// dut
module dut #(
    parameter int DATAW = 16
)(
    input  wire                 clk,
    input  wire                 rst_n,
    input  wire                 in_valid,
    output wire                 in_ready,
    input  wire signed [DATAW-1:0] in_data,
    output reg                  out_valid,
    input  wire                 out_ready,
    output reg signed [2*DATAW-1:0] out_data
);
    assign in_ready = rst_n && (!out_valid || out_ready);
    always @(posedge clk or negedge rst_n) begin
        if (!rst_n) begin
            out_valid <= 1'b0;
            out_data  <= '0;
        end else begin
            if (in_valid && in_ready) begin
                out_data  <= in_data * in_data;  
                out_valid <= 1'b1;
            end else if (out_valid && out_ready) begin
                out_valid <= 1'b0;
            end
        end
    end
endmodule
For scale: about 54 I/O pins, roughly 10000 um2 of cells after synthesis.
clock: 6.86 ns
lec_check: 0
cap_margin: 20
core_margin: 2
core_utilization: 72
cts_cluster_diameter: 85
cts_cluster_size: 24
place_density_lb_addon: 0.27
slew_margin: 20
run.sh (not shown) runs the stock make flow with config.mk's settings and CLKGATE_MAP_FILE=.
The baseline failed in global routing (5_1_grt).
Edit:
Settings changed: CORE_UTILIZATION 72 to 70, CTS_CLUSTER_DIAMETER 85 to not set, CTS_CLUSTER_SIZE 24 to not set, PLACE_DENSITY_LB_ADDON 0.27 to not set, SETUP_SLACK_MARGIN set to -0.15.
Clock period 6.86 ns to 6.26 ns, I/O delays scaled along.
After rerunning: With this change the flow finished but failed the layout checks on negative setup slack; synthesized cell count does not change; synthesized area does not change; die area rises by 2.8%.

* * *

Setup of wip/sierra:
dut again, from the RTL that the note above started with.
clock: 5.92 ns
lec_check: 0
abc_area: 0
cap_margin: 35
cell_pad_in_sites_detail_placement: 1
cell_pad_in_sites_global_placement: 1
core_aspect_ratio: 1.36
core_margin: 5
core_utilization: 61
cts_cluster_diameter: 392
cts_cluster_size: 80
gpl_routability_driven: 1
gpl_timing_driven: 0
max_routing_layer: met4
min_routing_layer: met2
place_density: 0.92
setup_slack_margin: 1.65
slew_margin: 10
tns_end_percent: 5
FAIL wip/sierra @ clock tree synthesis: tool exited with error
[inputs] wip/cedar vs wip/sierra
Settings: removing CTS_CLUSTER_SIZE (formerly 80); removing CTS_CLUSTER_DIAMETER (formerly 392); removing CELL_PAD_IN_SITES_GLOBAL_PLACEMENT (formerly 1); changing SLEW_MARGIN from 10 to 20; removing PLACE_DENSITY (formerly 0.92); changing CORE_MARGIN from 5 to 2; removing TNS_END_PERCENT (formerly 5); removing GPL_TIMING_DRIVEN (formerly 0); changing CAP_MARGIN from 35 to 20; removing ABC_AREA (formerly 0); removing GPL_ROUTABILITY_DRIVEN (formerly 1); removing SETUP_SLACK_MARGIN (formerly 1.65); removing CORE_ASPECT_RATIO (formerly 1.36); removing CELL_PAD_IN_SITES_DETAIL_PLACEMENT (formerly 1); removing MIN_ROUTING_LAYER (formerly met2); changing CORE_UTILIZATION from 61 to 64; removing MAX_ROUTING_LAYER (formerly met4); changing the clock period (ns, I/O delays scaled along) from 5.92 to 5.81.
Findings:
wip/cedar had finished all stages when the layout checks came back failing, citing negative setup slack. Delta (wip/cedar minus wip/sierra): count of input and output buffers saw an increase; die area now sits lower; vertical die dimension fell by 19%.
Setup changes, wip/cedar to wip/harbor
Settings: CORE_UTILIZATION changed from 64 to 40; PLACE_DENSITY newly set to 0.6; the clock period (ns, I/O delays scaled along) changed from 5.81 to 7.5.
[summary]
- NOTE: well-tap cell count in wip/harbor exceeds that of wip/cedar
- Re count of non-filler cells in the finished layout: wip/cedar was higher than wip/harbor.
- Floorplan die width was lower in the run labelled wip/cedar.
- Routed wire length was higher in wip/cedar than in wip/harbor.
- No stage failed in wip/harbor, and the final checks on the layout all came back clean.
- On multi-input logic portion of the cell area: wip/harbor sits above wip/cedar.
- On post-route clock skew, wip/cedar and wip/harbor are neck and neck.
- wip/cedar → wip/harbor: critical path arrival picked up an extra 640 ps; worst path setup slack after routing picked up an extra 1110 ps; global-route usage lost 21 points.
Modified inputs, wip/ember compared to wip/harbor
Settings: a deleted PLACE_DENSITY that had been 0.6; a change of CORE_UTILIZATION from 40 to 19; an added GPL_ROUTABILITY_DRIVEN of 0; an added GPL_TIMING_DRIVEN of 0.
- What wip/harbor reported for final cell count has to be multiplied by 1.2 to get the figure for wip/ember.
- The worst hold slack on wip/ember is in line with that on wip/harbor.
- Delta (wip/ember minus wip/harbor): cell area after layout up about 0.6%, area growth from synthesis to layout went up 0.72 points, count of instances resized after the clock tree is built saw an increase, wire length of the first global-routing pass rose by about 11%, logic depth of the worst register-to-register path saw an increase.
- Compared with wip/harbor, wip/ember degrades maximum clock rate.
- wip/harbor | stages: all done | timing, DRC, antenna: all pass
- wip/ember: no failed stages, no open violations at the end
- Fraction of standard cell area that is sequential of wip/harbor is on par with wip/ember.
- Relative to wip/harbor, the chip height measured on wip/ember has increased by more than a quarter.
- Launch point of the worst path = in_data[12]: wip/harbor; launch point of the worst path = in_data[14]: wip/ember
Changes in wip/tundra relative to wip/ember:
Settings: removing GPL_ROUTABILITY_DRIVEN (formerly 0); setting TNS_END_PERCENT to 15 for the first time; setting CELL_PAD_IN_SITES_GLOBAL_PLACEMENT to 0 for the first time; setting CTS_CLUSTER_SIZE to 98 for the first time; removing GPL_TIMING_DRIVEN (formerly 0); setting PLACE_DENSITY to 0.57 for the first time; setting SETUP_SLACK_MARGIN to -0.66 for the first time; setting CTS_CLUSTER_DIAMETER to 336 for the first time; changing CORE_UTILIZATION from 19 to 40.
==> comparison <==
wip/tundra finished every stage and its layout cleared the timing, DRC and antenna checks. Diff wip/ember -> wip/tundra: number of buffers and inverters on the critical path increased by 1 relative to the old numbers, arrival time of the worst setup path ~0 delta, synthesized area flat. Comparing wip/ember and wip/tundra, the lower global routing usage summed across all routing layers is on wip/ember. In wip/tundra relative to wip/ember, routed wire length had gone down by more than 10%.
diff inputs: wip/tundra => wip/lagoon
Settings: PLACE_DENSITY changed from 0.57 to 0.42; CORE_UTILIZATION changed from 40 to 68.
### Flow results
Taking wip/lagoon over wip/tundra, the placer's final routability congestion estimate ratio works out to 1.14.
On via count, wip/lagoon does worse than wip/tundra.
NOTE: final wirelength in wip/lagoon falls short of that of wip/tundra
[compare] base=wip/tundra new=wip/lagoon: core utilization saw an increase, sequential share of layout area about even.

* * *

## v21
Starting RTL as in the previous note.
## dut
module dut #(
    parameter int DATAW = 16
)(
    input  wire                 clk,
    input  wire                 rst_n,
    input  wire                 in_valid,
    output wire                 in_ready,
    input  wire signed [DATAW-1:0] in_data,
    output reg                  out_valid,
    input  wire                 out_ready,
    output reg signed [2*DATAW-1:0] out_data
);
==> flow/config.mk <==
export PLATFORM = sky130hd
export DESIGN_NAME = dut
export DESIGN_NICKNAME = dut
export VERILOG_FILES = /design/flow/design.v
export SDC_FILE = /design/flow/constraint.sdc
export NUM_CORES = 4
export LEC_CHECK = 0
export CAP_MARGIN = 20
export CELL_PAD_IN_SITES_DETAIL_PLACEMENT = 2
export CELL_PAD_IN_SITES_GLOBAL_PLACEMENT = 1
export CORE_ASPECT_RATIO = 1.15
export CORE_MARGIN = 6
export CORE_UTILIZATION = 19
export CTS_CLUSTER_DIAMETER = 87
export CTS_CLUSTER_SIZE = 64
export GPL_ROUTABILITY_DRIVEN = 1
export GPL_TIMING_DRIVEN = 1
export MIN_ROUTING_LAYER = met1
export SLEW_MARGIN = 5
==> flow/constraint.sdc <==
create_clock -name core_clock -period 10.9 [get_ports {clk}]
set_input_delay 2.1800 -clock core_clock [delete_from_list [all_inputs] [get_ports {clk}]]
set_output_delay 2.1800 -clock core_clock [all_outputs]
set_load 0.01 [all_outputs]
> inputs changed (v21 -> v22)
Settings: a change of GPL_TIMING_DRIVEN from 1 to 0; a deleted CELL_PAD_IN_SITES_GLOBAL_PLACEMENT that had been 1; an added PLACE_DENSITY_LB_ADDON of 0.11; a deleted CTS_CLUSTER_SIZE that had been 64; a change of CORE_MARGIN from 6 to 2; a deleted CELL_PAD_IN_SITES_DETAIL_PLACEMENT that had been 2; a deleted CORE_ASPECT_RATIO that had been 1.15; a deleted MIN_ROUTING_LAYER that had been met1; a change of GPL_ROUTABILITY_DRIVEN from 1 to 0; a change of the clock period (ns, I/O delays scaled along) from 10.9 to 7.5.
### Flow results
Compared with v21, in v22 average detailed-routed wire length per instance went up by 0.43 um, placed wire-length estimate went up by about 5.4%, slew at the pin closest to its max-slew limit went down by 140 ps, area of the placeable core went up by 1.5%.
The hold slack was comparable across v22 and v21.
Routed via count (lower): v22
Looking at ratio of final minimum period to clock period across v22 and v21, the one that comes out higher is v22.
Input-level comparison between v28 and v22:
Settings: PLACE_DENSITY newly set to 0.6; GPL_TIMING_DRIVEN removed (was 0); CORE_UTILIZATION changed from 19 to 65; PLACE_DENSITY_LB_ADDON removed (was 0.11); TNS_END_PERCENT newly set to 5; SLEW_MARGIN changed from 5 to 20; CTS_CLUSTER_DIAMETER removed (was 87); SETUP_SLACK_MARGIN newly set to 1.12; GPL_ROUTABILITY_DRIVEN removed (was 0).
## What came out
- Fraction of met3 tracks used by global routing is lower on v22
- Across v22 and v28, the outcome is the same: a clean finish for every run.
- Cell count: v28 lower than v22
- Delta (v28 minus v22): area growth from synthesis to final layout +8.3 points; utilization after layout up 62 points.
- Going from v22 to v28, total placed cells including tap cells shrinks by 469.
Setup changes, v28 to v9
Settings: a change of CORE_UTILIZATION from 65 to 40; a deleted TNS_END_PERCENT that had been 5; a change of SLEW_MARGIN from 20 to 0; a change of SETUP_SLACK_MARGIN from 1.12 to -0.52; an added CTS_CLUSTER_SIZE of 100.
==> comparison <==
- v9 finished every step from synthesis to the final layout, and the layout passed the timing, DRC and antenna checks.
- Across both runs, fraction of cell area in non-clock buffers was lower for v9 than for v28.
- Cmp v28 and v9 / total die area / lower: v28
- The higher global-route usage of v28 and v9 is in v28.
- [compare] base=v28 new=v9: total via count in the routed design dropped 7.9%; filler cell count climbed about 160%.
- The flop count on v9 is in line with that on v28.
- Relative to v28, the final cell area reported for v9 is lower.

* * *

Starting RTL as in the previous note.
clock: 7.5 ns
lec_check: 0
cap_margin: 20
core_aspect_ratio: 1.14
core_margin: 2
core_utilization: 40
cts_cluster_diameter: 379
cts_cluster_size: 100
hold_slack_margin: 0.06
place_density_lb_addon: 0.3
setup_slack_margin: -0.75
slew_margin: 0
tns_end_percent: 20
Edit:
Settings changed: CELL_PAD_IN_SITES_GLOBAL_PLACEMENT set to 0, CORE_ASPECT_RATIO 1.14 to unset, CORE_UTILIZATION 40 to 70, CTS_CLUSTER_DIAMETER 379 to 336, CTS_CLUSTER_SIZE 100 to 98, HOLD_SLACK_MARGIN 0.06 to unset, SETUP_SLACK_MARGIN -0.75 to -0.66, SLEW_MARGIN 0 to 20, TNS_END_PERCENT 20 to 15.
Result: Critical path depth is unchanged; worst setup slack is worse by 0.14 ns; die size decreases by about 40%; clock skew fell by 0.0035 ns; area after synthesis stays the same; via count came out higher by 5.2%; final area is lower by 1.8%.
Edit:
Settings changed: CELL_PAD_IN_SITES_GLOBAL_PLACEMENT 0 to 3, CORE_UTILIZATION 70 to 40, CTS_CLUSTER_SIZE 98 to 41, PLACE_DENSITY set to 0.57, PLACE_DENSITY_LB_ADDON 0.3 to unset, TNS_END_PERCENT 15 to unset.
=>
- worst hold slack is about the same
- non-clock buffer count grows by 41
- wire length grows by 4.9%
- via count shrinks by about 4.6%
- final area grows by about 4.4%
- worst setup slack gains 0.094 ns
- core utilization shrinks by 32 points
- count of clock-buffer cells in the layout does not change
- area after synthesis does not change
Edit:
Settings changed: CORE_MARGIN 2 to 7, PLACE_DENSITY 0.57 to 0.35, TNS_END_PERCENT set to 20.
Effect:
- cell count rises slightly
- worst setup slack got worse by 0.089 ns
- final area rises slightly
- core utilization rises by 0.22 points
- global-route usage falls by 2.4 points
- count of clock-buffer cells in the layout rises by 2
- routed wire length rises slightly
Edit:
Settings changed: CELL_PAD_IN_SITES_GLOBAL_PLACEMENT 3 to unset, CORE_MARGIN 7 to 2, CTS_CLUSTER_DIAMETER 336 to 379, CTS_CLUSTER_SIZE 41 to 100, PLACE_DENSITY 0.35 to unset, PLACE_DENSITY_LB_ADDON set to 0.3, SETUP_SLACK_MARGIN -0.66 to -0.52, SLEW_MARGIN 20 to 0.
Sequential share of layout area grows by 0.16 points.
Wire length shrinks by 12%.
Cell count shrinks by 2.2%.
Non-clock buffer count shrinks by 36.
Worst setup slack gains 0.074 ns.
Flip-flop count does not change.

* * *

== job 101 ==
dut again, from the RTL that the note above started with.
Design dut, start of the top module:
module dut #(
    parameter int DATAW = 16
)(
    input  wire                 clk,
    input  wire                 rst_n,
    input  wire                 in_valid,
    output wire                 in_ready,
    input  wire signed [DATAW-1:0] in_data,
    output reg                  out_valid,
    input  wire                 out_ready,
    output reg signed [2*DATAW-1:0] out_data
);
    assign in_ready = rst_n && (!out_valid || out_ready);
    always @(posedge clk or negedge rst_n) begin
        if (!rst_n) begin
            out_valid <= 1'b0;
            out_data  <= '0;
        end else begin
            if (in_valid && in_ready) begin
                out_data  <= in_data * in_data;  
                out_valid <= 1'b1;
            end else if (out_valid && out_ready) begin
                out_valid <= 1'b0;
            end
        end
    end
endmodule
export LEC_CHECK = 0
export CAP_MARGIN = 20
export CELL_PAD_IN_SITES_GLOBAL_PLACEMENT = 1
export CORE_ASPECT_RATIO = 0.56
export CORE_MARGIN = 6
export CORE_UTILIZATION = 19
export CTS_CLUSTER_DIAMETER = 87
export CTS_CLUSTER_SIZE = 64
export GPL_ROUTABILITY_DRIVEN = 0
export GPL_TIMING_DRIVEN = 1
export MIN_ROUTING_LAYER = met1
export SLEW_MARGIN = 5
create_clock -name core_clock -period 10.9 [get_ports {clk}]
Job 101 has completed all stages; timing, DRC and antenna checks passed.
diff inputs: job 101 => job 102
# job 101
export LEC_CHECK = 0
export CAP_MARGIN = 20
export CELL_PAD_IN_SITES_GLOBAL_PLACEMENT = 1
export CORE_ASPECT_RATIO = 0.56
export CORE_MARGIN = 6
export CORE_UTILIZATION = 19
export CTS_CLUSTER_DIAMETER = 87
export CTS_CLUSTER_SIZE = 64
export GPL_ROUTABILITY_DRIVEN = 0
export GPL_TIMING_DRIVEN = 1
export MIN_ROUTING_LAYER = met1
export SLEW_MARGIN = 5
create_clock -name core_clock -period 10.9 [get_ports {clk}]
# job 102
export LEC_CHECK = 0
export CAP_MARGIN = 20
export CORE_MARGIN = 2
export CORE_UTILIZATION = 72
export PLACE_DENSITY_LB_ADDON = 0.27
export SLEW_MARGIN = 20
create_clock -name core_clock -period 7.0 [get_ports {clk}]
[summary]
Job 102 finished all stages; layout check result: FAIL, due to negative setup slack.
For the final wirelength, job 102 came in 20% higher than job 101 did.
Non-clock buffer count, job 102 and job 101: smaller value in job 101
Clock-buffer cell count delta for job 102 relative to job 101: 2 lower
From job 101 to job 102 the numbers moved as follows: met3 wirelength from detailed routing moved up; worst setup slack after layout decreased 2.31 ns.
Inputs modified between job 102 and job 103:
# job 102
export LEC_CHECK = 0
export CAP_MARGIN = 20
export CORE_MARGIN = 2
export CORE_UTILIZATION = 72
export PLACE_DENSITY_LB_ADDON = 0.27
export SLEW_MARGIN = 20
create_clock -name core_clock -period 7.0 [get_ports {clk}]
# job 103
export LEC_CHECK = 0
export CAP_MARGIN = 20
export CORE_MARGIN = 2
export CORE_UTILIZATION = 72
export CTS_CLUSTER_DIAMETER = 80
export CTS_CLUSTER_SIZE = 47
export SETUP_SLACK_MARGIN = 0.85
export SLEW_MARGIN = 20
create_clock -name core_clock -period 3.47 [get_ports {clk}]
### Flow results
Compared to job 102, job 103 has total cell area at the placement stage 8.2% higher. Going from job 102 to job 103, final weighted congestion in routability-driven placement grew by a few percent. [compare] base=job 102 new=job 103: number of enable-type register cells in the synthesized netlist held; synthesized cell area held; average instance area after synthesis held; HPWL reported at the end of detailed placement went up 21%. There was hardly any difference in die area between job 103 and job 102. Any difference in share of async-settable or async-resettable flops after synthesis between job 102 and job 103 is small enough to ignore. FAIL job 103 @ 4_1_cts: tool exited with error.
Here is what was changed in the inputs of job 104 compared with job 103.
# job 103
export LEC_CHECK = 0
export CAP_MARGIN = 20
export CORE_MARGIN = 2
export CORE_UTILIZATION = 72
export CTS_CLUSTER_DIAMETER = 80
export CTS_CLUSTER_SIZE = 47
export SETUP_SLACK_MARGIN = 0.85
export SLEW_MARGIN = 20
create_clock -name core_clock -period 3.47 [get_ports {clk}]
# job 104
export LEC_CHECK = 0
export CAP_MARGIN = 20
export CORE_MARGIN = 2
export CORE_UTILIZATION = 68
export PLACE_DENSITY = 0.6
export SLEW_MARGIN = 20
create_clock -name core_clock -period 6.47 [get_ports {clk}]
Notes after the runs:
No crash in job 104: every stage finished, but the layout fails its final checks due to negative setup slack.
Per the comparison of job 104 with job 103, floorplan die height increased by 2.8% relative to the old numbers, die area increased by about 6% relative to the old numbers, detailed placement HPWL decreased by about 24% relative to the old numbers.
Total placed cells including tap cells for job 104: 16 down relative to job 103
Number of unique standard cell types used by synthesis came out exactly the same in job 103 and job 104.
